## user_proj_mul32
module user_proj_mul32 
(
    input wb_clk_i,
    input wb_rst_i,
    input wbs_stb_i,
    input wbs_cyc_i,
    input wbs_we_i,
    input [3:0] wbs_sel_i,
    input [31:0] wbs_dat_i,
    input [31:0] wbs_adr_i,
    output reg wbs_ack_o,
    output reg [31:0] wbs_dat_o,
    output [2:0] irq
);
make LEC_CHECK=0 CAP_MARGIN=20 CELL_PAD_IN_SITES_GLOBAL_PLACEMENT=0 CORE_MARGIN=2 CORE_UTILIZATION=72 CTS_CLUSTER_DIAMETER=386 CTS_CLUSTER_SIZE=15 HOLD_SLACK_MARGIN=0.28 PLACE_DENSITY_LB_ADDON=0.01 SETUP_SLACK_MARGIN=0.72 SLEW_MARGIN=20 finish   # period 2.5 ns
run.sh (not shown) runs the stock make flow with config.mk's settings and CLKGATE_MAP_FILE=.
Edit:
- CELL_PAD_IN_SITES_GLOBAL_PLACEMENT: 0 -> default
- CORE_UTILIZATION: 72 -> 40
- CTS_CLUSTER_DIAMETER: 386 -> default
- CTS_CLUSTER_SIZE: 15 -> default
- HOLD_SLACK_MARGIN: 0.28 -> default
- PLACE_DENSITY_LB_ADDON: 0.01 -> default
- SETUP_SLACK_MARGIN: 0.72 -> default
- clock period: 2.5 -> 4.5 ns (I/O delays scaled with it)
Result: The new run finished clean; setup slack improves by 1.1 ns; routed wire length shrinks by 21%; sequential share of layout area goes up by 0.54 points.

* * *

## P
The RTL this note starts from:
==> flow/design.v <==
`default_nettype none
module spm #(parameter size = 32)(
    input wire              clk, 
    input wire              rst,
    input wire              clr,
    input wire              y,
    input wire [size-1:0]   x,
    output wire             p
);
    wire[size-1:1] pp;
    wire[size-1:0] xy;
    genvar i;
    CSADD csa0 (.clk(clk), .rst(rst), .clr(clr), .x(x[0]&y), .y(pp[1]), .sum(p));
    generate 
        for(i=1; i<size-1; i=i+1) begin
            CSADD csa (.clk(clk), .rst(rst), .clr(clr), .x(x[i]&y), .y(pp[i+1]), .sum(pp[i]));
        end 
    endgenerate
    TCMP tcmp (.clk(clk), .rst(rst), .clr(clr), .a(x[size-1]&y), .s(pp[size-1]));
endmodule
module CSADD(
    input wire  clk, 
    input wire  rst,
    input wire  clr,
    input wire  x, 
    input wire  y,
    output reg  sum
);
    reg sc;
    wire hsum1, hco1;
    assign hsum1 = y ^ sc;
    assign hco1 = y & sc;
    wire hsum2, hco2;
    assign hsum2 = x ^ hsum1;
    assign hco2 = x & hsum1;
    always @(posedge clk or posedge rst) begin
        if (rst) begin
            sum <= 1'b0;
            sc <= 1'b0;
        end
        else if (clr) begin
            sum <= 1'b0;
            sc <= 1'b0;
        end
        else begin
            sum <= hsum2;
            sc <= hco1 ^ hco2;
        end
    end
endmodule
module TCMP (
    input wire  clk, 
    input wire  rst,
    input wire  clr,
    input wire  a, 
    output reg  s
);
    reg z;
    always @(posedge clk or posedge rst) begin
        if (rst) begin
            s <= 1'b0;
            z <= 1'b0;
        end
        else if (clr) begin
            s <= 1'b0;
            z <= 1'b0;
        end
        else begin
            z <= a | z;
            s <= a ^ z;
        end
    end
endmodule
`default_nettype none
module mul32 (
    input wire          clk,
    input wire          rst,
    input wire          start,
    input wire  [31:0]  mc,
    input wire  [31:0]  mp,
    output reg  [63:0]  p,
    output wire         done
);
    wire        pw;
    reg [31:0]  Y;
    reg [7:0]   cnt, ncnt;
    reg [1:0]   state, nstate;
    localparam  IDLE=0, RUNNING=1, DONE=2;
    always @(posedge clk or posedge rst)
        if(rst)
            state  <= IDLE;
        else 
            state <= nstate;
    always @*
        case(state)
            IDLE    :   if(start) nstate = RUNNING; else nstate = IDLE;
            RUNNING :   if(cnt == 64) nstate = DONE; else nstate = RUNNING; 
            DONE    :   if(start) nstate = RUNNING; else nstate = DONE;
            default :   nstate = IDLE;
        endcase
    always @(posedge clk)
        cnt <= ncnt;
    always @*
        case(state)
            IDLE    :   ncnt = 0;
            RUNNING :   ncnt = cnt + 1;
            DONE    :   ncnt = 0;
            default :   ncnt = 0;
        endcase
    always @(posedge clk or posedge rst)
        if(rst)
            Y <= 32'b0;
        else if((start == 1'b1)) 
            Y <= mp;
        else if(state==RUNNING) 
            Y <= (Y >> 1);
    always @(posedge clk) 
        if(start)
            p <= 64'b0;
        else if(state==RUNNING)
            p <= {pw, p[63:1]};
    wire y = (state==RUNNING) ? Y[0] : 1'b0;
    spm #(.size(32)) spm32(
        .clk(clk),
        .rst(rst),
        .clr(start),
        .x(mc),
        .y(y),
        .p(pw)
    );
    assign done = (state == DONE);
endmodule
`default_nettype none
module user_proj_mul32 
(
    input wb_clk_i,
    input wb_rst_i,
    input wbs_stb_i,
    input wbs_cyc_i,
    input wbs_we_i,
    input [3:0] wbs_sel_i,
    input [31:0] wbs_dat_i,
    input [31:0] wbs_adr_i,
    output reg wbs_ack_o,
    output reg [31:0] wbs_dat_o,
    output [2:0] irq
);
    reg start;
    wire done;
    wire sys_clk;
    localparam MC_OFF = 8'h00, MP_OFF = 8'h04, P0_OFF = 8'h08, P1_OFF = 8'h0C;
    reg  [31:0]         MP, MC;
    wire [63:0]         P;
    wire                valid           = wbs_stb_i & wbs_cyc_i;
    wire                we              = wbs_we_i && valid;
    wire                re              = ~wbs_we_i && valid;
    wire [3:0]          byte_wr_en      = wbs_sel_i & {4{we}}; 
    wire                we_mp_reg       = we & (wbs_adr_i[7:0] == MP_OFF);
    wire                we_mc_reg       = we & (wbs_adr_i[7:0] == MC_OFF);
    wire                re_mp_reg       = re & (wbs_adr_i[7:0] == MP_OFF);
    wire                re_mc_reg       = re & (wbs_adr_i[7:0] == MC_OFF);
    wire                re_p0_reg       = re & (wbs_adr_i[7:0] == P0_OFF);
    wire                re_p1_reg       = re & (wbs_adr_i[7:0] == P1_OFF);
    assign sys_clk = wb_clk_i;
    always @(posedge sys_clk or posedge wb_rst_i) begin  
        if(wb_rst_i)
            MC <= 32'h0;
        else if(we_mc_reg)  
            MC <= wbs_dat_i;
    end
    always @(posedge sys_clk or posedge wb_rst_i) begin  
        if(wb_rst_i)
            MP <= 32'h0;
        else if(we_mp_reg) 
            MP <= wbs_dat_i;
    end 
    always @(posedge sys_clk or posedge wb_rst_i) begin  
        if(wb_rst_i)
            wbs_ack_o <= 0;
        else
        begin
            if ((we_mc_reg || we_mp_reg || (re_p0_reg && done) || (re_p1_reg && done)))
            begin
                wbs_ack_o <=1;
            end
            else 
                wbs_ack_o <=0; 
        end
    end
    always@(posedge sys_clk or posedge wb_rst_i) begin
        if(wb_rst_i)
            wbs_dat_o <= 32'hDEADBEEF;
        else
        begin
            if (re_p0_reg)
                wbs_dat_o <= P[31:0];
            else if (re_p1_reg)
                 wbs_dat_o <= P[63:32];
            else if (re_mp_reg)
                 wbs_dat_o <= MP;
            else if (re_mc_reg)
                 wbs_dat_o <= MC;
            else
               wbs_dat_o <= 32'hDEADBEEF; 
        end
    end
    always @(posedge sys_clk) 
        start <= (we_mp_reg && wbs_ack_o) ? 1'b1 : 1'b0;
    assign irq = 3'b000;	 
    mul32 mul (
        .clk(wb_clk_i),
        .rst(wb_rst_i),
        .start(start),
        .mc(MC),
        .mp(MP),
        .p(P),
        .done(done)
    );
endmodule
Settings: LEC_CHECK=0, ABC_AREA=1, CAP_MARGIN=35, CELL_PAD_IN_SITES_DETAIL_PLACEMENT=2, CELL_PAD_IN_SITES_GLOBAL_PLACEMENT=1, CORE_MARGIN=2, CORE_UTILIZATION=26, CTS_CLUSTER_DIAMETER=35, GPL_ROUTABILITY_DRIVEN=0, GPL_TIMING_DRIVEN=0, MIN_ROUTING_LAYER=met2, PLACE_DENSITY=0.45, SLEW_MARGIN=5, TNS_END_PERCENT=35; clock period 5.66 ns.
P did not stop at any stage, and its layout met the timing, DRC and antenna checks.
What Q does differently from P at the input level:
==> flow/config.mk <==
export PLATFORM = sky130hd
export DESIGN_NAME = user_proj_mul32
export DESIGN_NICKNAME = user_proj_mul32
export VERILOG_FILES = /design/flow/design.v
export SDC_FILE = /design/flow/constraint.sdc
export NUM_CORES = 4
export LEC_CHECK = 0
export CAP_MARGIN = 20
export CELL_PAD_IN_SITES_GLOBAL_PLACEMENT = 1
export CORE_MARGIN = 2
export CORE_UTILIZATION = 58
export CTS_CLUSTER_DIAMETER = 35
export PLACE_DENSITY_LB_ADDON = 0.02
export SLEW_MARGIN = 20
==> flow/constraint.sdc <==
create_clock -name core_clock -period 2.7 [get_ports {wb_clk_i}]
set_input_delay 0.5400 -clock core_clock [delete_from_list [all_inputs] [get_ports {wb_clk_i}]]
set_output_delay 0.5400 -clock core_clock [all_outputs]
set_load 0.01 [all_outputs]
In the reports for Q and P, the larger critical path required time belongs to P. Going from P to Q, via count dropped about 50%; sequential power climbed 110%; post-synthesis share of cell area spent on xor and xnor gates climbed 0.23 points. Est. power | Q vs P | Q higher. When Q is measured against P, its non-filler instance count after layout turns out 885 lower. Delta (Q minus P): synthesized instance count lower; design area saw a decrease.
diff inputs: Q => R
-- flow/config.mk --
<<< Q, line 9
export CELL_PAD_IN_SITES_GLOBAL_PLACEMENT = 1
>>> R, line 9
<<< Q, line 11
export CORE_UTILIZATION = 58
export CTS_CLUSTER_DIAMETER = 35
export PLACE_DENSITY_LB_ADDON = 0.02
>>> R, line 10
export CORE_UTILIZATION = 66
==> flow/constraint.sdc <==
create_clock -name core_clock -period 5.46 [get_ports {wb_clk_i}]
set_input_delay 1.0920 -clock core_clock [delete_from_list [all_inputs] [get_ports {wb_clk_i}]]
set_output_delay 1.0920 -clock core_clock [all_outputs]
set_load 0.01 [all_outputs]
Results
Compared with Q, in R met3 capacity usage during global routing now sits at about the same level; final standard cell area without fillers now sits lower; fraction of area in non-clock buffers now sits lower. Topmost layer with routed signal wires: met5 -> Q, met4 -> R. Delta (R minus Q): worst slack at placement went up by 2010 ps; number of remaining DRC errors shows no meaningful change; weighted congestion at the end of routability-driven global placement moved down. R: all stages complete, timing, DRC and antenna checks passed.
Setup changes, R to S
-- flow/config.mk --
<<< R, line 8
>>> S, line 8
export ABC_AREA = 1
<<< R, line 10
export CORE_UTILIZATION = 66
>>> S, line 11
export CORE_UTILIZATION = 70
export CTS_CLUSTER_DIAMETER = 59
export CTS_CLUSTER_SIZE = 15
==> flow/constraint.sdc <==
create_clock -name core_clock -period 6.23 [get_ports {wb_clk_i}]
set_input_delay 1.2460 -clock core_clock [delete_from_list [all_inputs] [get_ports {wb_clk_i}]]
set_output_delay 1.2460 -clock core_clock [all_outputs]
set_load 0.01 [all_outputs]
--- outcome ---
- From R to S the numbers moved as follows: final cell count has increased; slew at the pin closest to its max-slew limit up 81 ps.
- Run comparison: S most heavily used metal layer in global routing met1; R most heavily used metal layer in global routing met2
- Layout-stage area growth over the synthesis result: S lower than R
- Between S and R, the clock-pin slew on the worst setup and hold paths does not differ in any meaningful way.
- Compared with R, S shows non-clock buffer total of the final layout that has gone down by a few percent.
- From R to S the numbers moved as follows: die area now sits lower; worst hold slack now sits lower; clock network area share went down by 2.6 points; combinational share of cell area went down 3.2 points; largest net degree at the start of global routing has increased.
- Global-route usage is higher on S
> inputs changed (S -> T)
-- flow/config.mk --
<<< S, line 11
export CORE_UTILIZATION = 70
export CTS_CLUSTER_DIAMETER = 59
export CTS_CLUSTER_SIZE = 15
>>> T, line 11
export CORE_UTILIZATION = 72
export CTS_CLUSTER_SIZE = 10
export HOLD_SLACK_MARGIN = 0.26
==> flow/constraint.sdc <==
create_clock -name core_clock -period 5.89 [get_ports {wb_clk_i}]
set_input_delay 1.1780 -clock core_clock [delete_from_list [all_inputs] [get_ports {wb_clk_i}]]
set_output_delay 1.1780 -clock core_clock [all_outputs]
set_load 0.01 [all_outputs]
## What came out
T reports its end of the critical path as wbs_dat_o[30] while S reports MP[11].
Summary of the comparison: number of ordinary and repair buffers in the finished layout is higher in T, relative to S.
From T to S, number of antenna cells inserted did not move at all.
Comparing T and S, the higher total number of vias was measured on T.
Of T and S, the lower horizontal die size belongs to T.
| TritonCTS buffer count | higher: T |
No activity file was given, so power comes from the tool's default toggle rates.
